## project_euler_17
module project_euler_17(
  input clk,
  input reset,
  output reg [3:0] ones_digit,
  output reg [3:0] tens_digit,
  output reg [3:0] hundreds_digit,
  output reg [15:0] letter_count,
  output reg done
);
  integer next_ones_digit;
  integer next_tens_digit;
  integer next_hundreds_digit;
  integer letters;
  always @(posedge clk or posedge reset)
  begin
    if (reset) begin
      ones_digit <= 0;
      tens_digit <= 0;
      hundreds_digit <= 0;
      letter_count <= 0;
      done <= 0;
    end
    else if (!done) begin
      next_ones_digit = 0;
      next_tens_digit = 0;
      next_hundreds_digit = 0;
      letters = 0;
      next_tens_digit[3:0] = tens_digit;
      next_hundreds_digit[3:0] = hundreds_digit;
      if (ones_digit == 9) begin
        next_ones_digit = 0;
        if (tens_digit == 9) begin
          next_tens_digit = 0;
          if (hundreds_digit == 9) begin
            next_hundreds_digit = 0;
            letters += 11;  
            done <= 1;
          end
          else
            next_hundreds_digit[3:0] = hundreds_digit + 1;
        end
        else
          next_tens_digit[3:0] = tens_digit + 1;
      end
      else
        next_ones_digit[3:0] = ones_digit + 1;
      if (next_tens_digit != 1) begin
        case (next_ones_digit)
          1: letters += 3;  
          2: letters += 3;  
          3: letters += 5;  
          4: letters += 4;  
          5: letters += 4;  
          6: letters += 3;  
          7: letters += 5;  
          8: letters += 5;  
          9: letters += 4;  
        endcase
        case (next_tens_digit)
          2: letters += 6;  
          3: letters += 6;  
          4: letters += 5;  
          5: letters += 5;  
          6: letters += 5;  
          7: letters += 7;  
          8: letters += 6;  
          9: letters += 6;  
        endcase
      end
      else begin
        case (next_ones_digit)
          0: letters += 3;  
          1: letters += 6;  
          2: letters += 6;  
          3: letters += 8;  
          4: letters += 8;  
          5: letters += 7;  
  ...
Settings: LEC_CHECK=0, ABC_AREA=1, CAP_MARGIN=20, CORE_ASPECT_RATIO=1.41, CORE_MARGIN=2, CORE_UTILIZATION=70, CTS_CLUSTER_SIZE=100, PLACE_DENSITY=0.36, SLEW_MARGIN=20; clock period 5.22 ns.
run.sh (not shown) runs the stock make flow with config.mk's settings and CLKGATE_MAP_FILE=.
The first run completed and failed the layout checks on negative setup slack.
Edit:
--- a/flow/config.mk
+++ b/flow/config.mk
@@ -10 +9,0 @@
-export CORE_ASPECT_RATIO = 1.41
@@ -12,3 +11 @@
-export CORE_UTILIZATION = 70
-export CTS_CLUSTER_SIZE = 100
-export PLACE_DENSITY = 0.36
+export CORE_UTILIZATION = 65
==> flow/constraint.sdc (replaced) <==
create_clock -name core_clock -period 6.35 [get_ports {clk}]
set_input_delay 1.2700 -clock core_clock [delete_from_list [all_inputs] [get_ports {clk}]]
set_output_delay 1.2700 -clock core_clock [all_outputs]
set_load 0.01 [all_outputs]
The new run completed without violations; final area goes down by 9.5%; die area rises by 7.0%; first-iteration DRC count goes down by 77%.

---

trial 63:
project_euler_17 again, from the RTL that the note above started with.
Settings: LEC_CHECK=0, ABC_AREA=1, CAP_MARGIN=20, CORE_MARGIN=2, CORE_UTILIZATION=70, CTS_CLUSTER_SIZE=100, PLACE_DENSITY=0.36, SETUP_SLACK_MARGIN=1.63, SLEW_MARGIN=20, TNS_END_PERCENT=5; clock period 5.78 ns.
Flow for trial 63 halted at clock tree synthesis (4_1_cts), error code DPL-0038.
Relative to trial 63, the following input files were edited for build 86:
- CORE_UTILIZATION now 59, was 70
- SETUP_SLACK_MARGIN no longer set, was 1.63
- PLACE_DENSITY no longer set, was 0.36
- TNS_END_PERCENT no longer set, was 5
- ABC_AREA no longer set, was 1
- CTS_CLUSTER_SIZE no longer set, was 100
- the clock period (ns, I/O delays scaled along) now 6.98, was 5.78
==> results <==
Apart from trial 63, each of build 86 and trial 63 ends the flow with a layout that passes the timing, DRC and antenna checks.
Trial 63 did not run to completion, as it errored out during clock tree synthesis (4_1_cts).
Higher aoi/oai-family share of the synthesized area was reported by build 86, not trial 63.
Summary — area of the die, build 86 relative to trial 63: higher, by 1200 sq um.
Diff build 86 and trial 63: summed standard-cell area reported by yosys higher in build 86
Diff trial 63 -> build 86 | fraction of the yosys area taken by sequential cells | decrease of 2.1 points
Share of the synthesized netlist area taken by xor and xnor gates: build 86 vs trial 63 up 4.8 points

---

project_euler_17 again, from the RTL that the note above started with.
## project_euler_17
module project_euler_17(
  input clk,
  input reset,
  output reg [3:0] ones_digit,
  output reg [3:0] tens_digit,
  output reg [3:0] hundreds_digit,
  output reg [15:0] letter_count,
  output reg done
);
clock: 6.54 ns
lec_check: 0
cap_margin: 20
cell_pad_in_sites_detail_placement: 0
core_aspect_ratio: 1.67
core_margin: 2
core_utilization: 65
gpl_routability_driven: 1
hold_slack_margin: 0.07
max_routing_layer: met5
setup_slack_margin: 1.73
slew_margin: 0
Then changed:
- CELL_PAD_IN_SITES_DETAIL_PLACEMENT: 0 -> not set
- CORE_ASPECT_RATIO: 1.67 -> not set
- CORE_UTILIZATION: 65 -> 40
- GPL_ROUTABILITY_DRIVEN: 1 -> not set
- HOLD_SLACK_MARGIN: 0.07 -> not set
- MAX_ROUTING_LAYER: met5 -> not set
- SETUP_SLACK_MARGIN: 1.73 -> not set
- SLEW_MARGIN: 0 -> 20
- clock period: 6.54 -> 10.0 ns (I/O delays scaled with it)
Cell area decreases by about a fifth.
Hold slack barely changes.
Clock skew fell by 5.3 ps.
Wire length decreases by a quarter to a third.
Combinational power came out lower by well over a third.
Sequential power decreases by a quarter to a third.
Global-route usage drops by 17 points.
Die size is higher by well over a third.
Synthesized cell count is unchanged.
Synthesized area is unchanged.
Setup slack improved by 2500 ps.
Then changed:
- ABC_AREA: not set -> 0
- CORE_UTILIZATION: 40 -> 70
- CTS_CLUSTER_SIZE: not set -> 58
- HOLD_SLACK_MARGIN: not set -> 0.11
- MAX_ROUTING_LAYER: not set -> met4
- MIN_ROUTING_LAYER: not set -> met2
- TNS_END_PERCENT: not set -> 45
Outcome: The changed run passed the timing, DRC and antenna checks. Cell area falls by a few percent. Maximum frequency decreases by a few percent. Wire length went up by a little under a tenth. Clock skew climbs by 3.2 ps. Worst hold slack gains 9.0 ps.
Then changed:
- ABC_AREA: 0 -> 1
- CAP_MARGIN: 20 -> 10
- CELL_PAD_IN_SITES_DETAIL_PLACEMENT: not set -> 2
- CTS_CLUSTER_SIZE: 58 -> 95
- GPL_ROUTABILITY_DRIVEN: not set -> 1
- MIN_ROUTING_LAYER: met2 -> met1
- PLACE_DENSITY_LB_ADDON: not set -> 0.09
- TNS_END_PERCENT: 45 -> 10
Result: With this change the flow aborted during detailed placement on DPL-0033; die size went down by about 7%; area after synthesis went down by 7.8%; synthesized cell count grows by about 12%.
Then changed:
- CAP_MARGIN: 10 -> 20
- CELL_PAD_IN_SITES_DETAIL_PLACEMENT: 2 -> not set
- CORE_UTILIZATION: 70 -> 40
- CTS_CLUSTER_SIZE: 95 -> not set
- GPL_ROUTABILITY_DRIVEN: 1 -> not set
- MAX_ROUTING_LAYER: met4 -> not set
- MIN_ROUTING_LAYER: met1 -> not set
- PLACE_DENSITY_LB_ADDON: 0.09 -> not set
- TNS_END_PERCENT: 10 -> not set
Result: The new run completed without violations; synthesized cell count stays the same; area after synthesis does not change; die size grows by 70%.

---

The RTL this note starts from:
==> flow/design.v <==
module project_euler_17(
  input clk,
  input reset,
  output reg [3:0] ones_digit,
  output reg [3:0] tens_digit,
  output reg [3:0] hundreds_digit,
  output reg [15:0] letter_count,
  output reg done
);
  integer next_ones_digit;
  integer next_tens_digit;
  integer next_hundreds_digit;
  integer letters;
  always @(posedge clk or posedge reset)
  begin
    if (reset) begin
      ones_digit <= 0;
      tens_digit <= 0;
      hundreds_digit <= 0;
      letter_count <= 0;
      done <= 0;
    end
    else if (!done) begin
      next_ones_digit = 0;
      next_tens_digit = 0;
      next_hundreds_digit = 0;
      letters = 0;
      next_tens_digit[3:0] = tens_digit;
      next_hundreds_digit[3:0] = hundreds_digit;
      if (ones_digit == 9) begin
        next_ones_digit = 0;
        if (tens_digit == 9) begin
          next_tens_digit = 0;
          if (hundreds_digit == 9) begin
            next_hundreds_digit = 0;
            letters += 11;  
            done <= 1;
          end
          else
            next_hundreds_digit[3:0] = hundreds_digit + 1;
        end
        else
          next_tens_digit[3:0] = tens_digit + 1;
      end
      else
        next_ones_digit[3:0] = ones_digit + 1;
      if (next_tens_digit != 1) begin
        case (next_ones_digit)
          1: letters += 3;  
          2: letters += 3;  
          3: letters += 5;  
          4: letters += 4;  
          5: letters += 4;  
          6: letters += 3;  
          7: letters += 5;  
          8: letters += 5;  
          9: letters += 4;  
        endcase
        case (next_tens_digit)
          2: letters += 6;  
          3: letters += 6;  
          4: letters += 5;  
          5: letters += 5;  
          6: letters += 5;  
          7: letters += 7;  
          8: letters += 6;  
          9: letters += 6;  
        endcase
      end
      else begin
        case (next_ones_digit)
          0: letters += 3;  
          1: letters += 6;  
          2: letters += 6;  
          3: letters += 8;  
          4: letters += 8;  
          5: letters += 7;  
          6: letters += 7;  
          7: letters += 9;  
          8: letters += 8;  
          9: letters += 8;  
        endcase
      end
      case (next_hundreds_digit)
        1: letters += 10;  
        2: letters += 10;  
        3: letters += 12;  
        4: letters += 11;  
        5: letters += 11;  
        6: letters += 10;  
        7: letters += 12;  
        8: letters += 12;  
        9: letters += 11;  
      endcase
      if (next_hundreds_digit > 0 && ((next_ones_digit > 0) || (next_tens_digit > 0)))
        letters += 3;  
      ones_digit <= next_ones_digit[3:0];
      tens_digit <= next_tens_digit[3:0];
      hundreds_digit <= next_hundreds_digit[3:0];
      letter_count <= letter_count + letters[15:0];
    end
  end
endmodule
export LEC_CHECK = 0
export ABC_AREA = 1
export CAP_MARGIN = 20
export CORE_ASPECT_RATIO = 0.5
export CORE_MARGIN = 2
export CORE_UTILIZATION = 72
export CTS_CLUSTER_DIAMETER = 293
export CTS_CLUSTER_SIZE = 99
export PLACE_DENSITY = 0.36
export SLEW_MARGIN = 20
create_clock -name core_clock -period 6.8 [get_ports {clk}]
Next try:
==> flow/config.mk (replaced) <==
export PLATFORM = sky130hd
export DESIGN_NAME = project_euler_17
export DESIGN_NICKNAME = project_euler_17
export VERILOG_FILES = /design/flow/design.v
export SDC_FILE = /design/flow/constraint.sdc
export NUM_CORES = 4
export LEC_CHECK = 0
export CAP_MARGIN = 0
export CORE_ASPECT_RATIO = 1.53
export CORE_MARGIN = 2
export CORE_UTILIZATION = 66
export SETUP_SLACK_MARGIN = 1.7
export SLEW_MARGIN = 20
What happened:
- The new run finished with timing, DRC and antenna clean
- wire length came out higher by 34%
- global-route usage came out lower by 2.4 points
- design area came out higher by 25%
- synthesized cell count came out lower by 11%
- sequential power came out higher by about 2%
- cell count came out lower by 3.5%
- power came out higher by 16%
- maximum frequency came out higher by 4.9%
- worst setup slack improves by 0.29 ns

---

## run 1
// project_euler_17: RTL as listed in full above, without the edits since
Settings: LEC_CHECK=0, CAP_MARGIN=0, CELL_PAD_IN_SITES_DETAIL_PLACEMENT=2, CORE_ASPECT_RATIO=1.96, CORE_MARGIN=2, CORE_UTILIZATION=72, GPL_ROUTABILITY_DRIVEN=0, MIN_ROUTING_LAYER=met1, SLEW_MARGIN=20, TNS_END_PERCENT=75; clock period 10.0 ns.
Run 1 never completed; the flow aborted with a tool error in detailed placement.
For run 2, these inputs were changed with respect to run 1:
Settings: an added CTS_CLUSTER_DIAMETER of 391; an added CTS_CLUSTER_SIZE of 93; a deleted CORE_ASPECT_RATIO that had been 1.96; a deleted CELL_PAD_IN_SITES_DETAIL_PLACEMENT that had been 2; an added PLACE_DENSITY_LB_ADDON of 0.04; a change of CORE_UTILIZATION from 72 to 40; a change of CAP_MARGIN from 0 to 20; a deleted TNS_END_PERCENT that had been 75; a deleted GPL_ROUTABILITY_DRIVEN that had been 0; a deleted MIN_ROUTING_LAYER that had been met1.
==> results <==
- Diff run 1..run 2 | unique cell type count in the Yosys netlist | unchanged
- In terms of post-synth area from yosys stat, run 1 and run 2 differ only marginally.
- Across run 1 and run 2, a clean result was obtained everywhere but in run 1.
- Tool error DPL-0033 stopped run 1 during detailed placement; no final results.
- Reported for run 1 and run 2, area share of fa/ha/maj cells after synthesis turned out identical to the last digit.
- Width of the die for run 2: 81% up relative to run 1
- Run 2 — number of cell rows 3.1% lower, run 1 as reference
- Die height, run 1 and run 2: larger value in run 1
- Re proportion of synthesized flip-flops having asynchronous set or reset: no difference whatsoever between run 2 and run 1.
- Run 1 -> run 2: synthesized cell count delta 0, exact match
- Looking at starting density of the core across run 1 and run 2, the one that comes out lower is run 2.
- The lower core area of run 1 and run 2 is in run 1.
- Measured against each other, run 1 and run 2 differ in total die size, the lower figure coming from run 1.
Here is what was changed in the inputs of run 3 compared with run 2.
Settings: CORE_UTILIZATION now 64, was 40; PLACE_DENSITY_LB_ADDON no longer set, was 0.04; CTS_CLUSTER_SIZE no longer set, was 93; CORE_ASPECT_RATIO now 1.44, previously not set; CTS_CLUSTER_DIAMETER no longer set, was 391.
[summary]
Delta(post-layout total power, run 3 - run 2) > 0
Wire length for run 3 is lower than for run 2.
Final area shrinks slightly when moving from run 2 to run 3.
Overall track demand over capacity in global routing, run 3 and run 2: lower on run 2
Run 3: signed area change from the synthesized netlist to the final layout 1.1 points below run 2
Run 3 and run 2 ended up with nearly the same xor-xnor portion of the synthesized cell area.
Global-route track usage on met2: run 3 > run 2
The worst hold slack on run 3 is in line with that on run 2.
#### Input delta (run 4 over run 3)
Settings: CELL_PAD_IN_SITES_DETAIL_PLACEMENT now 2, previously not set; MIN_ROUTING_LAYER now met1, previously not set; CORE_ASPECT_RATIO now 1.96, was 1.44; GPL_ROUTABILITY_DRIVEN now 0, previously not set; CAP_MARGIN now 40, was 20; CORE_UTILIZATION now 40, was 64; TNS_END_PERCENT now 75, previously not set.
[summary]
- Between run 4 and run 3, the starting density of the core is higher for run 3.
- Compared to run 3, the routing of run 4 uses more wire.
- Part of the total power dissipated in the clock network: run 4 and run 3 compared, higher one is run 3
- Power density of the placed cells delta for run 4 relative to run 3: 4.4% higher
- Comparing run 3 with run 4, the final-layout non-clock buffer area share came out essentially unchanged.
- Diff run 3 -> run 4 | number of vias per cell after detailed routing | up by a few percent
- Compared with run 3, run 4 shows a higher smallest hold slack.
- Sort run 4 and run 3 by combined buffer and inverter count along the critical path, ascending, and run 4 comes first.
- Placed cell area in run 4 is about 1.1% higher than in run 3
The following lists how run 5 was set up differently from run 4:
Settings: CORE_ASPECT_RATIO removed (was 1.96); MIN_ROUTING_LAYER removed (was met1); CORE_UTILIZATION changed from 40 to 63; CAP_MARGIN changed from 40 to 20; CELL_PAD_IN_SITES_DETAIL_PLACEMENT removed (was 2); TNS_END_PERCENT changed from 75 to 20; SETUP_SLACK_MARGIN newly set to 2.67; GPL_ROUTABILITY_DRIVEN removed (was 0).
## What came out
- Comparing run 5 and run 4, proportion of power drawn by combinational gates is lower on run 5.
- For the final period demand of the worst path, run 5 came in 1.07 ns lower than run 4 did.
- Run 5 vs. run 4: net switching power -about 20%; slew at the pin closest to its max-slew limit lost 0.13 ns.
- Changes observed in run 5 relative to run 4: via count down about 10%; area used by sequential logic in the layout closely matched the old numbers; fmax up about 16%.
The following lists how run 6 was set up differently from run 5:
Settings: SETUP_SLACK_MARGIN: 2.67 -> unset; PLACE_DENSITY: unset -> 0.39; CORE_UTILIZATION: 63 -> 40; TNS_END_PERCENT: 20 -> unset; CTS_CLUSTER_DIAMETER: unset -> 396; CTS_CLUSTER_SIZE: unset -> 10.
==> comparison <==
Run 6 ended with every stage complete and zero timing, DRC or antenna violations.
Sort run 5 and run 6 by normalized max-slew margin desc -> top: run 5
| routed wire length | lower: run 5 |
Run 6 vs run 5 — first-pass GRT wire length climbed by a little under 10%
In terms of synthesized cell count, run 6 and run 5 differ only marginally.
In the reports for run 5 and run 6, the larger power share of the combinational group belongs to run 5.
Count of clock buffers in the final design ended up 1 higher on run 6 than on run 5.
Die area (run 6 vs. run 5) increases by more than half
Power figures rest on the tool's default switching activity, not on a simulated workload.
